==> 04-06: inputs <==
==> flow/design.v (excerpt) <==
module dmc_top (
    input         clk_i,
    input         rst_n_i,
    input         start_i,
    input         read_i,
    input         write_i,
    input  [31:0] address_i,
    input  [31:0] data_i,
    output [31:0] data_o,
    output        ready_o,
    output        mem_read_o,
    output        mem_write_o,
    output [31:0] mem_address_o,
    output [31:0] mem_data_o,
    input  [31:0] mem_data_i
);
==> flow/config.mk <==
export PLATFORM = sky130hd
export DESIGN_NAME = dmc_top
export DESIGN_NICKNAME = dmc_top
export VERILOG_FILES = /design/flow/design.v
export SDC_FILE = /design/flow/constraint.sdc
export NUM_CORES = 4
export LEC_CHECK = 0
export CAP_MARGIN = 20
export CORE_MARGIN = 2
export CORE_UTILIZATION = 72
export CTS_CLUSTER_SIZE = 29
export HOLD_SLACK_MARGIN = 0.28
export PLACE_DENSITY_LB_ADDON = 0.0
export SETUP_SLACK_MARGIN = 0.85
export SLEW_MARGIN = 20
export TNS_END_PERCENT = 5
==> flow/constraint.sdc <==
create_clock -name core_clock -period 2.87 [get_ports {clk_i}]
set_input_delay 0.5740 -clock core_clock [delete_from_list [all_inputs] [get_ports {clk_i}]]
set_output_delay 0.5740 -clock core_clock [all_outputs]
set_load 0.01 [all_outputs]
run.sh (not shown) runs the stock make flow with config.mk's settings and CLKGATE_MAP_FILE=.
==> 01-01 (differences from 04-06) <==
CELL_PAD_IN_SITES_DETAIL_PLACEMENT = 2   (was not set)
CORE_UTILIZATION = 40   (was 72)
CTS_CLUSTER_DIAMETER = 140   (was not set)
CTS_CLUSTER_SIZE = not set   (was 29)
GPL_TIMING_DRIVEN = 0   (was not set)
HOLD_SLACK_MARGIN = not set   (was 0.28)
MAX_ROUTING_LAYER = met4   (was not set)
PLACE_DENSITY_LB_ADDON = not set   (was 0.0)
SETUP_SLACK_MARGIN = not set   (was 0.85)
TNS_END_PERCENT = not set   (was 5)
==> flow/constraint.sdc (replaced) <==
create_clock -name core_clock -period 5.3 [get_ports {clk_i}]
set_input_delay 1.0600 -clock core_clock [delete_from_list [all_inputs] [get_ports {clk_i}]]
set_output_delay 1.0600 -clock core_clock [all_outputs]
set_load 0.01 [all_outputs]
==> 04-15 (differences from 04-06) <==
HOLD_SLACK_MARGIN = not set   (was 0.28)
PLACE_DENSITY_LB_ADDON = not set   (was 0.0)
SETUP_SLACK_MARGIN = 0.3   (was 0.85)
TNS_END_PERCENT = not set   (was 5)
==> flow/constraint.sdc (replaced) <==
create_clock -name core_clock -period 2.33 [get_ports {clk_i}]
set_input_delay 0.4660 -clock core_clock [delete_from_list [all_inputs] [get_ports {clk_i}]]
set_output_delay 0.4660 -clock core_clock [all_outputs]
set_load 0.01 [all_outputs]
==> notes <==
- 04-15 ran to the end with violations: negative setup slack. 01-01 ran to the end with violations: negative setup slack. 04-06 ran to the end with violations: negative setup slack.
- Of 04-06 and 01-01, 04-06 has the higher global-route usage (gap 8.2 points).
- Against 01-01, the non-clock buffer count of 04-06 is lower by 7.
- Hold slack, highest first: 04-06, 01-01, 04-15.
- Synthesized cell count is the same in 04-15 and 01-01.
- Between 04-06 and 04-15, the lower setup slack is in 04-15 (gap 0.50 ns).


==> run a <==
==> flow/design.v <==
module DirectMappedCache #( parameter       BLOCK_SIZE = 32,
                            parameter       NUM_OF_BLOCKS_PER_LINE = 4,
                            parameter       NUM_OF_CACHE_LINES = 4,
                            parameter       ADDRESS_SIZE = 32
                            )
(
input rst_n_i, clk_i, read_i, write_i, write_line_i, read_line_i,
input [ADDRESS_SIZE - 1: 0] address_i,
input [BLOCK_SIZE - 1: 0] data_i,
input [NUM_OF_BLOCKS_PER_LINE*BLOCK_SIZE - 1 : 0] line_i,  
output reg [BLOCK_SIZE - 1: 0] data_o,
output reg [NUM_OF_BLOCKS_PER_LINE*BLOCK_SIZE - 1 : 0] line_o,
output reg [ADDRESS_SIZE - 1: 0]                        address_o,
output reg hit_o, read_flush_o, read_fetch_o, write_flush_o, write_fetch_o
);
reg rst_n_reg, read_reg, write_reg, write_line_reg, read_line_reg;
reg [ADDRESS_SIZE - 1: 0] address_reg;
reg [BLOCK_SIZE - 1: 0] data_i_reg;
reg [NUM_OF_BLOCKS_PER_LINE*BLOCK_SIZE - 1 : 0] line_i_reg;
localparam BLOCK_OFFSET_LENGTH = $clog2(NUM_OF_BLOCKS_PER_LINE);
localparam INDEX_LENGTH = $clog2(NUM_OF_CACHE_LINES);
localparam TAG_LENGTH = ADDRESS_SIZE - BLOCK_OFFSET_LENGTH - INDEX_LENGTH;
localparam DIRTY_BIT = 1'b1;  
localparam VALID_BIT = 1'b1;  
localparam CACHE_LINE_LENGTH = DIRTY_BIT + VALID_BIT + TAG_LENGTH + NUM_OF_BLOCKS_PER_LINE * BLOCK_SIZE;
localparam DIRTY_BIT_INDEX = CACHE_LINE_LENGTH - 1;
localparam VALID_BIT_INDEX = CACHE_LINE_LENGTH - 1 - DIRTY_BIT;
localparam TAG_INDEX = CACHE_LINE_LENGTH -1 - DIRTY_BIT - VALID_BIT;
wire [BLOCK_OFFSET_LENGTH - 1: 0] block_offset;
wire [INDEX_LENGTH - 1: 0] index;
wire [TAG_LENGTH - 1: 0] tag;
reg  [CACHE_LINE_LENGTH - 1: 0] cache [NUM_OF_CACHE_LINES - 1: 0];  
integer i;
assign index = address_reg[INDEX_LENGTH + BLOCK_OFFSET_LENGTH - 1 -: INDEX_LENGTH];
assign block_offset = address_reg[BLOCK_OFFSET_LENGTH - 1 -: BLOCK_OFFSET_LENGTH];
assign tag = address_reg[ADDRESS_SIZE - 1 -: TAG_LENGTH];
always @(posedge clk_i) begin
     rst_n_reg <= rst_n_i;
     read_reg <= read_i;
     write_reg <= write_i;
     write_line_reg <= write_line_i;
     read_line_reg <= read_line_i;
     address_reg <= address_i;
     data_i_reg <= data_i;
     line_i_reg <= line_i;
end
always @(posedge clk_i ) begin  
    if(!rst_n_reg) begin
        hit_o <= 0;
        read_flush_o <= 0;
        read_fetch_o <= 0;
        write_flush_o <= 0;
        write_fetch_o <= 0;
        for(i = 0; i < NUM_OF_CACHE_LINES; i = i + 1) begin
            cache[i][VALID_BIT_INDEX] <= 0;
        end
    end
    hit_o <= 0;
    read_flush_o <= 0;
    read_fetch_o <= 0;
    write_flush_o <= 0;
    write_fetch_o <= 0;
    if(read_reg) begin 
        if(cache[index][VALID_BIT_INDEX] && cache[index][TAG_INDEX -: TAG_LENGTH] == tag) begin
            hit_o <= 1;
            data_o <= cache[index][block_offset*BLOCK_SIZE + BLOCK_SIZE - 1 -: BLOCK_SIZE];
        end
        else if(cache[index][VALID_BIT_INDEX] && cache[index][DIRTY_BIT_INDEX] && !(cache[index][TAG_INDEX -: TAG_LENGTH] == tag)) begin
            read_flush_o <= 1;
        end
        else if(cache[index][VALID_BIT_INDEX] && !cache[index][DIRTY_BIT_INDEX] && !(cache[index][TAG_INDEX -: TAG_LENGTH] == tag)) begin
            read_fetch_o <= 1;
        end
        else if(!cache[index][VALID_BIT_INDEX]) begin
            read_fetch_o <= 1;
        end
    end
    if(write_reg) begin
        if(cache[index][VALID_BIT_INDEX] && cache[index][TAG_INDEX -: TAG_LENGTH] == tag) begin
            hit_o <= 1;
            read_flush_o <= 0;
            read_fetch_o <= 0;
            write_flush_o <= 0;
            write_fetch_o <= 0;
            cache[index][ DIRTY_BIT_INDEX ] <= 1;
            cache[index][ block_offset*BLOCK_SIZE + BLOCK_SIZE - 1 -: BLOCK_SIZE] <= data_i_reg;
        end
        else if(cache[index][VALID_BIT_INDEX] && cache[index][DIRTY_BIT_INDEX] && !(cache[index][TAG_INDEX -: TAG_LENGTH] == tag)) begin
            hit_o <= 0;
            read_flush_o <= 0;
            read_fetch_o <= 0;
            write_flush_o <= 1;
            write_fetch_o <= 0;
        end
        else if(cache[index][VALID_BIT_INDEX] && !cache[index][DIRTY_BIT_INDEX] && !(cache[index][TAG_INDEX -: TAG_LENGTH] == tag)) begin
            hit_o <= 0;
            read_flush_o <= 0;
            read_fetch_o <= 0;
            write_flush_o <= 0;
            write_fetch_o <= 1;
        end
        else if(!cache[index][VALID_BIT_INDEX]) begin
            hit_o <= 0;
            read_flush_o <= 0;
            read_fetch_o <= 0;
            write_flush_o <= 0;
            write_fetch_o <= 1;
        end
        else begin
            hit_o <= 0;
            read_flush_o <= 0;
            read_fetch_o <= 0;
            write_flush_o <= 0;
            write_fetch_o <= 0;
        end
    end
    if(write_line_reg) begin
        cache[index] <= {1'b0, 1'b1, tag, line_i_reg};
    end
    if(read_line_reg) begin
        hit_o <= 1;
        read_flush_o <= 0;
        read_fetch_o <= 0;
        write_flush_o <= 0;
        write_fetch_o <= 0;
        line_o <= cache[index][(TAG_INDEX - TAG_LENGTH) -: NUM_OF_BLOCKS_PER_LINE*BLOCK_SIZE];
        address_o <= { cache[index][ TAG_INDEX -: TAG_LENGTH ], index, {BLOCK_OFFSET_LENGTH{1'b0}}};
    end
end
endmodule
module DMC_Controller #(
                            parameter       BLOCK_SIZE = 32,
                            parameter       NUM_OF_BLOCKS_PER_LINE = 4,
                            parameter       NUM_OF_CACHE_LINES = 4,
                            parameter       ADDRESS_SIZE = 32
)
(
input                                                   clk_i,
input                                                   rst_n_i,
input                                                   write_i,
input                                                   read_i,
input                                                   hit_i,
input                                                   start_from_CPU_i,
input                                                   read_flush_i,
input                                                   read_fetch_i,
input                                                   write_flush_i,
input                                                   write_fetch_i,
input       [ADDRESS_SIZE - 1: 0]                       address_from_CPU_i,
input       [ADDRESS_SIZE - 1: 0]                       address_from_cache_i,
input       [BLOCK_SIZE - 1: 0]                         data_from_CPU_i,
input       [BLOCK_SIZE - 1: 0]                         data_from_cache_i,
input       [BLOCK_SIZE - 1: 0]                         data_from_memory_i,
input       [NUM_OF_BLOCKS_PER_LINE*BLOCK_SIZE - 1: 0]  line_i,
output  reg [BLOCK_SIZE - 1: 0]                         data_to_CPU_o,
output  reg [BLOCK_SIZE - 1: 0]                         data_to_cache_o,
output  reg [BLOCK_SIZE - 1: 0]                         data_to_memory_o,
output  reg [NUM_OF_BLOCKS_PER_LINE*BLOCK_SIZE - 1: 0]  line_o,
output  reg [ADDRESS_SIZE - 1: 0]                       address_to_cache_o,
output  reg [ADDRESS_SIZE - 1: 0]                       address_to_memory_o,
output  reg                                             ready_to_CPU_o,
output  reg                                             mem_read_o,
output  reg                                             mem_write_o,
output  reg                                             read_o,
output  reg                                             read_line_o,
output  reg                                             write_o,
output  reg                                             write_line_o
        );
localparam HIT = 0;
localparam READ_FLUSH = 1;
localparam READ_FETCH = 2;
localparam WRITE_FLUSH = 3;
localparam WRITE_FETCH = 4;
localparam READY = 0;
localparam READ = 1;
localparam READ_RESPONSE = 2;
localparam WRITE = 3;
localparam WRITE_RESPONSE = 4;
localparam FLUSH_CACHE_LINE = 5;
localparam READ_LINE = 6;
localparam WRITE_TO_MEM = 7;
localparam READ_FROM_MEM = 8;
localparam WAIT_MEM_READ = 9;
localparam RECEIVE_FROM_MEM = 10;
localparam WRITE_LINE = 11;
reg [$clog2(NUM_OF_BLOCKS_PER_LINE): 0] block_count;
reg [NUM_OF_BLOCKS_PER_LINE*BLOCK_SIZE - 1: 0] local_line;
reg [ADDRESS_SIZE - 1: 0] address_reg, address_from_cache_reg;
reg [BLOCK_SIZE - 1: 0] data_from_CPU_reg, data_from_cache_reg;
reg read_reg, write_reg;
reg [5:0] state;
wire [4:0] response;  
wire [ADDRESS_SIZE - 1: 0] line_address = {address_reg[ADDRESS_SIZE - 1: $clog2(NUM_OF_BLOCKS_PER_LINE)], {$clog2(NUM_OF_BLOCKS_PER_LINE){1'b0}}};
integer i;
always@(posedge clk_i) begin
    if(!rst_n_i) begin
        state <= READY;
        ready_to_CPU_o <= 0;
        mem_read_o <= 0;
        mem_write_o <= 0;
        read_o <= 0;
        read_line_o <= 0;
        write_o <= 0;
        write_line_o <= 0;
    end
    else
    case(state)
        READY: begin
            data_to_CPU_o <= data_from_cache_reg;  
            ready_to_CPU_o <= 1;
            if(start_from_CPU_i) begin
                address_reg <= address_from_CPU_i;
                data_from_CPU_reg <= data_from_CPU_i;
                read_reg <= read_i;
                write_reg <= write_i;
                ready_to_CPU_o <= 0;
                block_count <= 0;
                if(read_i) begin
                    state <= READ;
                end
                else if(write_i) begin
                    state <= WRITE;
                end
                else begin  
                    state <= READY;
                    $display("START RECEIEVED FROM CPU WITH NO INSTRUCTION");
                end
            end
        end
        READ: begin
            read_o <= 1;
            address_to_cache_o <= address_reg;
            state <= READ_RESPONSE;
            write_line_o <= 0;
        end
        READ_RESPONSE: begin
            read_o <= 0;
            if(hit_i == 1) begin
                data_from_cache_reg <= data_from_cache_i;
                state <= READY;
            end
            else if(read_flush_i == 1) begin
                state <= FLUSH_CACHE_LINE;
            end
            else if(read_fetch_i == 1) begin
                state <= READ_FROM_MEM;
            end
            else begin
                state <= READ_RESPONSE;
            end
        end
        WRITE: begin
            data_to_cache_o <= data_from_CPU_reg;
            write_o <= 1;
            address_to_cache_o <= address_reg;
            write_line_o <= 0;
            state <= WRITE_RESPONSE;
        end
        WRITE_RESPONSE: begin
            write_o <= 0;
            if(hit_i == 1) begin
                state <= READY;
            end
            else if(write_flush_i == 1) begin
                state <= FLUSH_CACHE_LINE;
            end
            else if(write_fetch_i == 1) begin
                state <= READ_FROM_MEM;
            end
            else begin
                state <= WRITE_RESPONSE;
            end
        end
        FLUSH_CACHE_LINE: begin
            address_to_cache_o <= address_reg;
            read_line_o <= 1;
            state <= READ_LINE;
        end
        READ_LINE: begin
            read_line_o <= 0;
            if(hit_i == 1) begin
                local_line <= line_i;
                address_from_cache_reg <= address_from_cache_i;
                state <= WRITE_TO_MEM;
            end
        end
        WRITE_TO_MEM: begin
            block_count <= block_count + 1;
            if(block_count < NUM_OF_BLOCKS_PER_LINE) begin  
                mem_write_o <= 1;
                data_to_memory_o <= local_line[block_count*BLOCK_SIZE + BLOCK_SIZE  - 1 -: BLOCK_SIZE];   
                address_to_memory_o <= (address_from_cache_reg + block_count);
            end
            else begin
                block_count <= 0;
                mem_write_o <= 0;
                state <= READ_FROM_MEM;
            end
        end
        READ_FROM_MEM: begin
            mem_read_o <= 1;
            address_to_memory_o <= (line_address + block_count);
            state <= WAIT_MEM_READ;
        end
        WAIT_MEM_READ: begin
            mem_read_o <= 0;
            state <= RECEIVE_FROM_MEM;
        end
        RECEIVE_FROM_MEM: begin
            if(block_count < NUM_OF_BLOCKS_PER_LINE)
                local_line[(block_count * BLOCK_SIZE) + BLOCK_SIZE - 1 -: BLOCK_SIZE]  <= data_from_memory_i;
            block_count <= block_count + 1;
            if(block_count < NUM_OF_BLOCKS_PER_LINE) begin
                state <= READ_FROM_MEM;
            end
            else begin
                block_count <= 0;
                state <= WRITE_LINE;
            end
        end
        WRITE_LINE: begin
            line_o <= local_line;
            write_line_o <= 1;
            address_to_cache_o <= address_reg;
            if(read_reg) begin
                state <= READ;
            end
            else if(write_reg) begin
                state <= WRITE;
            end
            else begin
                $display("GOT TO WRITE_LINE WITH INVALID INSTRUCTION");
                state <= READY;
            end
        end
    endcase
end
endmodule
module dmc_top (
    input         clk_i,
    input         rst_n_i,
    input         start_i,
    input         read_i,
    input         write_i,
    input  [31:0] address_i,
    input  [31:0] data_i,
    output [31:0] data_o,
    output        ready_o,
    output        mem_read_o,
    output        mem_write_o,
    output [31:0] mem_address_o,
    output [31:0] mem_data_o,
    input  [31:0] mem_data_i
);
localparam BLOCK_SIZE = 32;
localparam NUM_OF_BLOCKS_PER_LINE = 4;
localparam NUM_OF_CACHE_LINES = 4;
localparam ADDRESS_SIZE = 32;
localparam LINE_SIZE = NUM_OF_BLOCKS_PER_LINE * BLOCK_SIZE;
wire hit, read_flush, read_fetch, write_flush, write_fetch;
wire cache_read, cache_write, cache_read_line, cache_write_line;
wire [BLOCK_SIZE - 1: 0]   data_from_cache, data_to_cache;
wire [ADDRESS_SIZE - 1: 0] address_from_cache, address_to_cache;
wire [LINE_SIZE - 1: 0]    line_from_cache, line_to_cache;
DMC_Controller #(.BLOCK_SIZE(BLOCK_SIZE), .NUM_OF_BLOCKS_PER_LINE(NUM_OF_BLOCKS_PER_LINE),
                 .NUM_OF_CACHE_LINES(NUM_OF_CACHE_LINES), .ADDRESS_SIZE(ADDRESS_SIZE)) controller (
    .clk_i(clk_i),
    .rst_n_i(rst_n_i),
    .write_i(write_i),
    .read_i(read_i),
    .hit_i(hit),
    .start_from_CPU_i(start_i),
    .read_flush_i(read_flush),
    .read_fetch_i(read_fetch),
    .write_flush_i(write_flush),
    .write_fetch_i(write_fetch),
    .address_from_CPU_i(address_i),
    .address_from_cache_i(address_from_cache),
    .data_from_CPU_i(data_i),
    .data_from_cache_i(data_from_cache),
    .data_from_memory_i(mem_data_i),
    .line_i(line_from_cache),
    .data_to_CPU_o(data_o),
    .data_to_cache_o(data_to_cache),
    .data_to_memory_o(mem_data_o),
    .line_o(line_to_cache),
    .address_to_cache_o(address_to_cache),
    .address_to_memory_o(mem_address_o),
    .ready_to_CPU_o(ready_o),
    .mem_read_o(mem_read_o),
    .mem_write_o(mem_write_o),
    .read_o(cache_read),
    .read_line_o(cache_read_line),
    .write_o(cache_write),
    .write_line_o(cache_write_line)
);
DirectMappedCache #(.BLOCK_SIZE(BLOCK_SIZE), .NUM_OF_BLOCKS_PER_LINE(NUM_OF_BLOCKS_PER_LINE),
                    .NUM_OF_CACHE_LINES(NUM_OF_CACHE_LINES), .ADDRESS_SIZE(ADDRESS_SIZE)) cache (
    .rst_n_i(rst_n_i),
    .clk_i(clk_i),
    .read_i(cache_read),
    .write_i(cache_write),
    .write_line_i(cache_write_line),
    .read_line_i(cache_read_line),
    .address_i(address_to_cache),
    .data_i(data_to_cache),
    .line_i(line_to_cache),
    .data_o(data_from_cache),
    .line_o(line_from_cache),
    .address_o(address_from_cache),
    .hit_o(hit),
    .read_flush_o(read_flush),
    .read_fetch_o(read_fetch),
    .write_flush_o(write_flush),
    .write_fetch_o(write_fetch)
);
endmodule
==> flow/run.sh <==
#!/bin/bash
# the make line also repeats each setting of config.mk as NAME=value (left out here)
make -C /OpenROAD-flow-scripts/flow DESIGN_CONFIG=/design/flow/config.mk WORK_HOME=/design/flow/orfs CLKGATE_MAP_FILE= finish
==> flow/config.mk <==
export PLATFORM = sky130hd
export DESIGN_NAME = dmc_top
export DESIGN_NICKNAME = dmc_top
export VERILOG_FILES = /design/flow/design.v
export SDC_FILE = /design/flow/constraint.sdc
export NUM_CORES = 4
export LEC_CHECK = 0
export CAP_MARGIN = 20
export CORE_MARGIN = 2
export CORE_UTILIZATION = 64
export SLEW_MARGIN = 20
==> flow/constraint.sdc <==
create_clock -name core_clock -period 2.33 [get_ports {clk_i}]
set_input_delay 0.4660 -clock core_clock [delete_from_list [all_inputs] [get_ports {clk_i}]]
set_output_delay 0.4660 -clock core_clock [all_outputs]
set_load 0.01 [all_outputs]
==> inputs of run b, as changes to run a <==
Settings changed: CORE_UTILIZATION 64 to 40.
==> flow/constraint.sdc (replaced) <==
create_clock -name core_clock -period 3.13 [get_ports {clk_i}]
set_input_delay 0.6260 -clock core_clock [delete_from_list [all_inputs] [get_ports {clk_i}]]
set_output_delay 0.6260 -clock core_clock [all_outputs]
set_load 0.01 [all_outputs]
==> inputs of run c, as changes to run a <==
Settings changed: CORE_UTILIZATION 64 to 40, SETUP_SLACK_MARGIN from default to 0.15.
==> flow/constraint.sdc (replaced) <==
create_clock -name core_clock -period 4.19 [get_ports {clk_i}]
set_input_delay 0.8380 -clock core_clock [delete_from_list [all_inputs] [get_ports {clk_i}]]
set_output_delay 0.8380 -clock core_clock [all_outputs]
set_load 0.01 [all_outputs]
==> inputs of run d, as changes to run a <==
Settings changed: CORE_UTILIZATION 64 to 72, CTS_CLUSTER_SIZE from default to 29, HOLD_SLACK_MARGIN from default to 0.28, PLACE_DENSITY_LB_ADDON from default to 0.0, SETUP_SLACK_MARGIN from default to -0.27.
==> flow/constraint.sdc (replaced) <==
create_clock -name core_clock -period 2.86 [get_ports {clk_i}]
set_input_delay 0.5720 -clock core_clock [delete_from_list [all_inputs] [get_ports {clk_i}]]
set_output_delay 0.5720 -clock core_clock [all_outputs]
set_load 0.01 [all_outputs]
==> results.yml <==
# physical design summary
grt:
  antenna_found_initial: 2
  grt_usage: 0.191
pwr:
  power_w: 0.0327
  intPower_w: 0.0260
setup_path:
  cp_num_cells: 8
  r2r.worst_path.cells: 8
cts:
  cts_buffers: 165
timing:
  finalSetupViolCount: 0
  relSlewSlack: 0.280
  setup_ws_ns: 0.528
  final.setup_skew_ns: 0.0535
min_path:
  whs_path_depth: 0
routing:
  wl_met2_mm: 67.5
  wl_per_cell_um: 26.7
  wl_met1_mm: 59.9
placement:
  hpwl_mm: 85.9
run_status:
  status: "complete, no violations"
Source of the figures above: run c

==> results.yml <==
# physical design summary
run_status:
  status: "complete, but fails checks"
  so.violations: "negative setup slack"
timing:
  setup_ws_ns: -0.974
  final.setup_skew_ns: 0.0284
  relSlewSlack: 0.302
  finalSetupViolCount: 817
pwr:
  power_w: 0.0570
  intPower_w: 0.0459
routing:
  wl_met2_mm: 71.4
  wl_per_cell_um: 31.3
  wl_met1_mm: 55.9
die:
  die_h_um: 303
setup_path:
  r2r.worst_path.cells: 13
  cp_num_cells: 13
placement:
  hpwl_mm: 90.5
cts:
  cts_buffers: 154
min_path:
  whs_path_depth: 1
Source of the figures above: run a

==> results.yml <==
# physical design summary
min_path:
  whs_path_depth: 0
timing:
  finalSetupViolCount: 400
  final.setup_skew_ns: 0.0558
  setup_ws_ns: -0.185
cts:
  cts_buffers: 164
routing:
  wl_per_cell_um: 27.6
run_status:
  so.violations: "negative setup slack"
  status: "complete, but fails checks"
pwr:
  intPower_w: 0.0344
Source of the figures above: run b

==> results.yml <==
# physical design summary
run_status:
  status: "complete, but fails checks"
  so.violations: "negative setup slack"
timing:
  finalSetupViolCount: 570
  setup_ws_ns: -0.587
routing:
  wl_met1_mm: 51.7
setup_path:
  cp_num_cells: 12
pwr:
  intPower_w: 0.0363
placement:
  hpwl_mm: 90.6
grt:
  grt_usage: 0.395
Source of the figures above: run d

No activity file was given, so power comes from the tool's default toggle rates.
